// median_calc
module median_calc #(parameter POPSIZE = 100,DATA_WIDTH = 8)(
    input logic clk,
    input logic rst,
    input logic [DATA_WIDTH-1:0] data_in,
    input logic data_rdy,
    output [DATA_WIDTH-1:0] median,
    output data_vld
);
Size in the first run: roughly 420 flip-flops, about 20 I/O pins, ~30000 µm² of cells after synthesis.
Settings: LEC_CHECK=0, CAP_MARGIN=20, CELL_PAD_IN_SITES_DETAIL_PLACEMENT=0, CORE_MARGIN=2, CORE_UTILIZATION=66, CTS_CLUSTER_DIAMETER=382, GPL_ROUTABILITY_DRIVEN=1, GPL_TIMING_DRIVEN=1, MAX_ROUTING_LAYER=met5, PLACE_DENSITY_LB_ADDON=0.13, SETUP_SLACK_MARGIN=0.73, SLEW_MARGIN=20, TNS_END_PERCENT=65; clock period 2.59 ns.
run.sh (not shown) runs the stock make flow with config.mk's settings and CLKGATE_MAP_FILE=.
The baseline completed and failed the layout checks on negative setup slack.
==> next run, changes <==
CAP_MARGIN = 5   (was 20)
CORE_UTILIZATION = 72   (was 66)
CTS_CLUSTER_DIAMETER = 360   (was 382)
PLACE_DENSITY = 0.64   (was default)
PLACE_DENSITY_LB_ADDON = default   (was 0.13)
SETUP_SLACK_MARGIN = 0.61   (was 0.73)
SLEW_MARGIN = 10   (was 20)
clock period = 3.15 ns   (was 2.59 ns; I/O delays follow)
Outcome:
- Now the flow completed with no timing, DRC or antenna violations
- flip-flop count stays the same
- non-clock buffer count fell by 336
- wire length goes down by 37%
- hold slack gets better by 0.094 ns
- critical path depth went up by 1
- total power came out lower by 41%
- final area decreases by 19%
- sequential share of layout area grows by 5.9 points
- core utilization falls by 11 points
- synthesized area is unchanged
==> next run, changes <==
CAP_MARGIN = 20   (was 5)
CELL_PAD_IN_SITES_DETAIL_PLACEMENT = default   (was 0)
CORE_UTILIZATION = 40   (was 72)
CTS_CLUSTER_DIAMETER = default   (was 360)
GPL_ROUTABILITY_DRIVEN = default   (was 1)
GPL_TIMING_DRIVEN = default   (was 1)
MAX_ROUTING_LAYER = default   (was met5)
PLACE_DENSITY = 0.6   (was 0.64)
SETUP_SLACK_MARGIN = default   (was 0.61)
SLEW_MARGIN = 20   (was 10)
TNS_END_PERCENT = default   (was 65)
clock period = 2.86 ns   (was 3.15 ns; I/O delays follow)
Sequential share of layout area is lower by 1.7 points.
Worst hold slack gets worse by 0.11 ns.
Die size goes up by well over a third.
Worst setup slack is worse by 0.42 ns.
Area after synthesis is unchanged.
Clock power went up by about a fifth.
==> next run, changes <==
CORE_UTILIZATION = 55   (was 40)
Wire length drops by 0.68%.
Sequential share of layout area went up by 0.23 points.
Synthesized area is unchanged.
Clock skew went up by 0.0087 ns.

---

Setup of v4:
median_calc again, from the RTL that the note above started with.
## median_calc
module median_calc #(parameter POPSIZE = 100,DATA_WIDTH = 8)(
    input logic clk,
    input logic rst,
    input logic [DATA_WIDTH-1:0] data_in,
    input logic data_rdy,
    output [DATA_WIDTH-1:0] median,
    output data_vld
);
clock: 2.59 ns
lec_check: 0
cap_margin: 20
core_margin: 2
core_utilization: 68
cts_cluster_size: 36
setup_slack_margin: -0.25
slew_margin: 20
Inputs modified between v4 and v8:
diff --git a/flow/config.mk b/flow/config.mk
--- a/flow/config.mk
+++ b/flow/config.mk
@@ -8,6 +8,5 @@
 export CAP_MARGIN = 20
 export CORE_MARGIN = 2
-export CORE_UTILIZATION = 68
-export CTS_CLUSTER_SIZE = 36
-export SETUP_SLACK_MARGIN = -0.25
+export CORE_UTILIZATION = 40
+export PLACE_DENSITY = 0.6
 export SLEW_MARGIN = 20
==> flow/constraint.sdc <==
create_clock -name core_clock -period 3.5 [get_ports {clk}]
set_input_delay 0.7000 -clock core_clock [delete_from_list [all_inputs] [get_ports {clk}]]
set_output_delay 0.7000 -clock core_clock [all_outputs]
set_load 0.01 [all_outputs]
Notes after the runs:
Hold slack was higher in the run labelled v8. v8 ends up with a clock network power share that is 1.1 points higher than in v4. Die height, v8 vs v4: up by more than a quarter. Going from v4 to v8, the global-route usage was found to have gone down by 15 points. Sum of met2 wire segment lengths after detailed routing (higher): v4. Looking at routability congestion estimate across v8 and v4, the one that comes out lower is v8. Comparing v8 and v4, the higher non-clock buffer count is on v4. Synthesized cell count came out exactly the same in v8 and v4. Relative contribution of combinational cells to total power down 2.9 points in v8 wrt v4.
Input changes introduced in v29 (baseline for comparison: v8):
diff --git a/flow/config.mk b/flow/config.mk
--- a/flow/config.mk
+++ b/flow/config.mk
@@ -8,5 +8,7 @@
 export CAP_MARGIN = 20
 export CORE_MARGIN = 2
-export CORE_UTILIZATION = 40
+export CORE_UTILIZATION = 65
+export CTS_CLUSTER_DIAMETER = 139
+export MAX_ROUTING_LAYER = met4
 export PLACE_DENSITY = 0.6
 export SLEW_MARGIN = 20
==> flow/constraint.sdc <==
create_clock -name core_clock -period 3.33 [get_ports {clk}]
set_input_delay 0.6660 -clock core_clock [delete_from_list [all_inputs] [get_ports {clk}]]
set_output_delay 0.6660 -clock core_clock [all_outputs]
set_load 0.01 [all_outputs]
Findings:
- v29 vs v8, slowest library cell on the worst path: o32a_1 vs dfrtp_4
- [v29] cell count after placement fell about 9% relative to v8
- Final period utilization in v29 vs v8: down 6.1 points
- Sequential power share: v29 < v8
- In the reports for v29 and v8, the larger worst setup margin belongs to v29.
- Initial core utilization in v29 is 25 points higher than in v8
- v29 and v8 ended up with roughly the same via count.
- Comparing v29 and v8, the higher area added between synthesis and finish is on v8.
- Routing usage on met2 in v29 vs v8: up 17 points
Relative to v29, the following input files were edited for v39:
diff --git a/flow/config.mk b/flow/config.mk
--- a/flow/config.mk
+++ b/flow/config.mk
@@ -8,7 +8,5 @@
 export CAP_MARGIN = 20
 export CORE_MARGIN = 2
-export CORE_UTILIZATION = 65
-export CTS_CLUSTER_DIAMETER = 139
-export MAX_ROUTING_LAYER = met4
+export CORE_UTILIZATION = 16
 export PLACE_DENSITY = 0.6
 export SLEW_MARGIN = 20
==> flow/constraint.sdc <==
create_clock -name core_clock -period 4.57 [get_ports {clk}]
set_input_delay 0.9140 -clock core_clock [delete_from_list [all_inputs] [get_ports {clk}]]
set_output_delay 0.9140 -clock core_clock [all_outputs]
set_load 0.01 [all_outputs]
==> results <==
- In v39 the final cell count turned out 51% higher than in v29.
- Power of the clock network shrinks by more than a quarter when moving from v29 to v39.
- Worst voltage drop across the vdd grid went down by more than half going from v29 to v39.
- As of v39, count of plain and timing-repair buffers had fallen by more than a quarter compared to v29.
- On synthesized cell count, v29 tracks v39 almost exactly.
- v39: flow completed, timing, DRC and antenna clean
The inputs of v24 differ from those of v39 as listed below.
diff --git a/flow/config.mk b/flow/config.mk
--- a/flow/config.mk
+++ b/flow/config.mk
@@ -8,5 +8,8 @@
 export CAP_MARGIN = 20
 export CORE_MARGIN = 2
-export CORE_UTILIZATION = 16
+export CORE_UTILIZATION = 70
+export CTS_CLUSTER_DIAMETER = 359
+export CTS_CLUSTER_SIZE = 30
+export HOLD_SLACK_MARGIN = 0.29
 export PLACE_DENSITY = 0.6
 export SLEW_MARGIN = 20
==> flow/constraint.sdc <==
create_clock -name core_clock -period 1.83 [get_ports {clk}]
set_input_delay 0.3660 -clock core_clock [delete_from_list [all_inputs] [get_ports {clk}]]
set_output_delay 0.3660 -clock core_clock [all_outputs]
set_load 0.01 [all_outputs]
==> comparison <==
Die: v24 smaller than v39
v24 got as far as global routing (5_1_grt), where a tool error ended the run.
Die span in x ended up 52% lower on v24 than on v39.
Going from v39 to v24, pre-placement core utilization grows by 55 points.
v39 → v24: cell total after placement shows a reduction of 26%, fraction of the mapped netlist area in simple logic gates shows no meaningful change.
The inputs of v37 differ from those of v24 as listed below.
diff --git a/flow/config.mk b/flow/config.mk
--- a/flow/config.mk
+++ b/flow/config.mk
@@ -8,8 +8,6 @@
 export CAP_MARGIN = 20
 export CORE_MARGIN = 2
-export CORE_UTILIZATION = 70
-export CTS_CLUSTER_DIAMETER = 359
-export CTS_CLUSTER_SIZE = 30
-export HOLD_SLACK_MARGIN = 0.29
+export CORE_UTILIZATION = 67
+export CTS_CLUSTER_DIAMETER = 56
 export PLACE_DENSITY = 0.6
 export SLEW_MARGIN = 20
==> flow/constraint.sdc <==
create_clock -name core_clock -period 2.41 [get_ports {clk}]
set_input_delay 0.4820 -clock core_clock [delete_from_list [all_inputs] [get_ports {clk}]]
set_output_delay 0.4820 -clock core_clock [all_outputs]
set_load 0.01 [all_outputs]
--- outcome ---
- When v37 is set beside v24, its height of the die turns out to be about 2.2% larger.
- From v24 to v37 the numbers moved as follows: x dimension of the die climbed 2.2%; final weighted congestion of routability-driven global placement dropped 0.025.
- v37 reached the final stage; the timing, design-rule and antenna checks on its layout passed.
- Diff v24 -> v37 | placed cell area | down by a few percent
- Diff v37 and v24: number of buffers created by CTS lower in v24
- In v37, the number of placed instances, taps included came out 302 below the value in v24.
- Xor and xnor fraction of the mapped netlist area: v37 vs v24 identical

---

Starting RTL as in the previous note.
==> flow/design.v (excerpt) <==
module median_calc #(parameter POPSIZE = 100,DATA_WIDTH = 8)(
    input logic clk,
    input logic rst,
    input logic [DATA_WIDTH-1:0] data_in,
    input logic data_rdy,
    output [DATA_WIDTH-1:0] median,
    output data_vld
);
make LEC_CHECK=0 CAP_MARGIN=40 CORE_MARGIN=2 CORE_UTILIZATION=44 MAX_ROUTING_LAYER=met4 SLEW_MARGIN=20 finish   # period 3.5 ns
Next try:
--- a/flow/config.mk
+++ b/flow/config.mk
@@ -8 +8 @@
-export CAP_MARGIN = 40
+export CAP_MARGIN = 20
@@ -10 +10,3 @@
-export CORE_UTILIZATION = 44
+export CORE_UTILIZATION = 70
+export CTS_CLUSTER_DIAMETER = 139
+export CTS_CLUSTER_SIZE = 24
@@ -11,0 +14 @@
+export PLACE_DENSITY = 0.6
==> flow/constraint.sdc (replaced) <==
create_clock -name core_clock -period 3.29 [get_ports {clk}]
set_input_delay 0.6580 -clock core_clock [delete_from_list [all_inputs] [get_ports {clk}]]
set_output_delay 0.6580 -clock core_clock [all_outputs]
set_load 0.01 [all_outputs]
What happened:
- The new run passed the timing, design-rule and antenna checks
- final area went down by a few percent
- clock-buffer cell count went down by 55
- final cell count went down by roughly a tenth
Next try:
--- a/flow/config.mk
+++ b/flow/config.mk
@@ -7,0 +8 @@
+export ABC_AREA = 1
@@ -8,0 +10 @@
+export CORE_ASPECT_RATIO = 0.92
@@ -10,4 +12 @@
-export CORE_UTILIZATION = 70
-export CTS_CLUSTER_DIAMETER = 139
-export CTS_CLUSTER_SIZE = 24
-export MAX_ROUTING_LAYER = met4
+export CORE_UTILIZATION = 72
@@ -14,0 +14 @@
+export SETUP_SLACK_MARGIN = 0.77
==> flow/constraint.sdc (replaced) <==
create_clock -name core_clock -period 2.75 [get_ports {clk}]
set_input_delay 0.5500 -clock core_clock [delete_from_list [all_inputs] [get_ports {clk}]]
set_output_delay 0.5500 -clock core_clock [all_outputs]
set_load 0.01 [all_outputs]
Result: The new run finished with setup timing left; cell count grows by 55%; wire length climbs by 45%; via count climbs by 41%; total power went up by 92%; non-clock buffer count went up by 224; synthesized area increases by 8.7%; setup slack loses 0.51 ns; first-iteration DRC count went up by 95%; sequential cell count stays the same.
Next try:
--- a/flow/config.mk
+++ b/flow/config.mk
@@ -8 +7,0 @@
-export ABC_AREA = 1
@@ -10 +8,0 @@
-export CORE_ASPECT_RATIO = 0.92
@@ -13 +11,2 @@
-export PLACE_DENSITY = 0.6
+export CTS_CLUSTER_SIZE = 36
+export PLACE_DENSITY_LB_ADDON = 0.2
==> flow/constraint.sdc (replaced) <==
create_clock -name core_clock -period 2.59 [get_ports {clk}]
set_input_delay 0.5180 -clock core_clock [delete_from_list [all_inputs] [get_ports {clk}]]
set_output_delay 0.5180 -clock core_clock [all_outputs]
set_load 0.01 [all_outputs]
This time the run stopped in clock tree synthesis, error DPL-0033.
Die size shrinks by 7.9%.
Synthesized area shrinks by 8.0%.
Synthesized cell count shrinks by 34%.
Next try:
--- a/flow/config.mk
+++ b/flow/config.mk
@@ -10,4 +10,2 @@
-export CORE_UTILIZATION = 72
-export CTS_CLUSTER_SIZE = 36
-export PLACE_DENSITY_LB_ADDON = 0.2
-export SETUP_SLACK_MARGIN = 0.77
+export CORE_UTILIZATION = 68
+export SETUP_SLACK_MARGIN = 0.75
What happened:
- With this change the flow did not get past global routing on ODB-0269
- die area came out higher by a few percent
- area after synthesis is unchanged
- synthesized cell count is unchanged
Power is estimated from default activity; no workload was simulated.
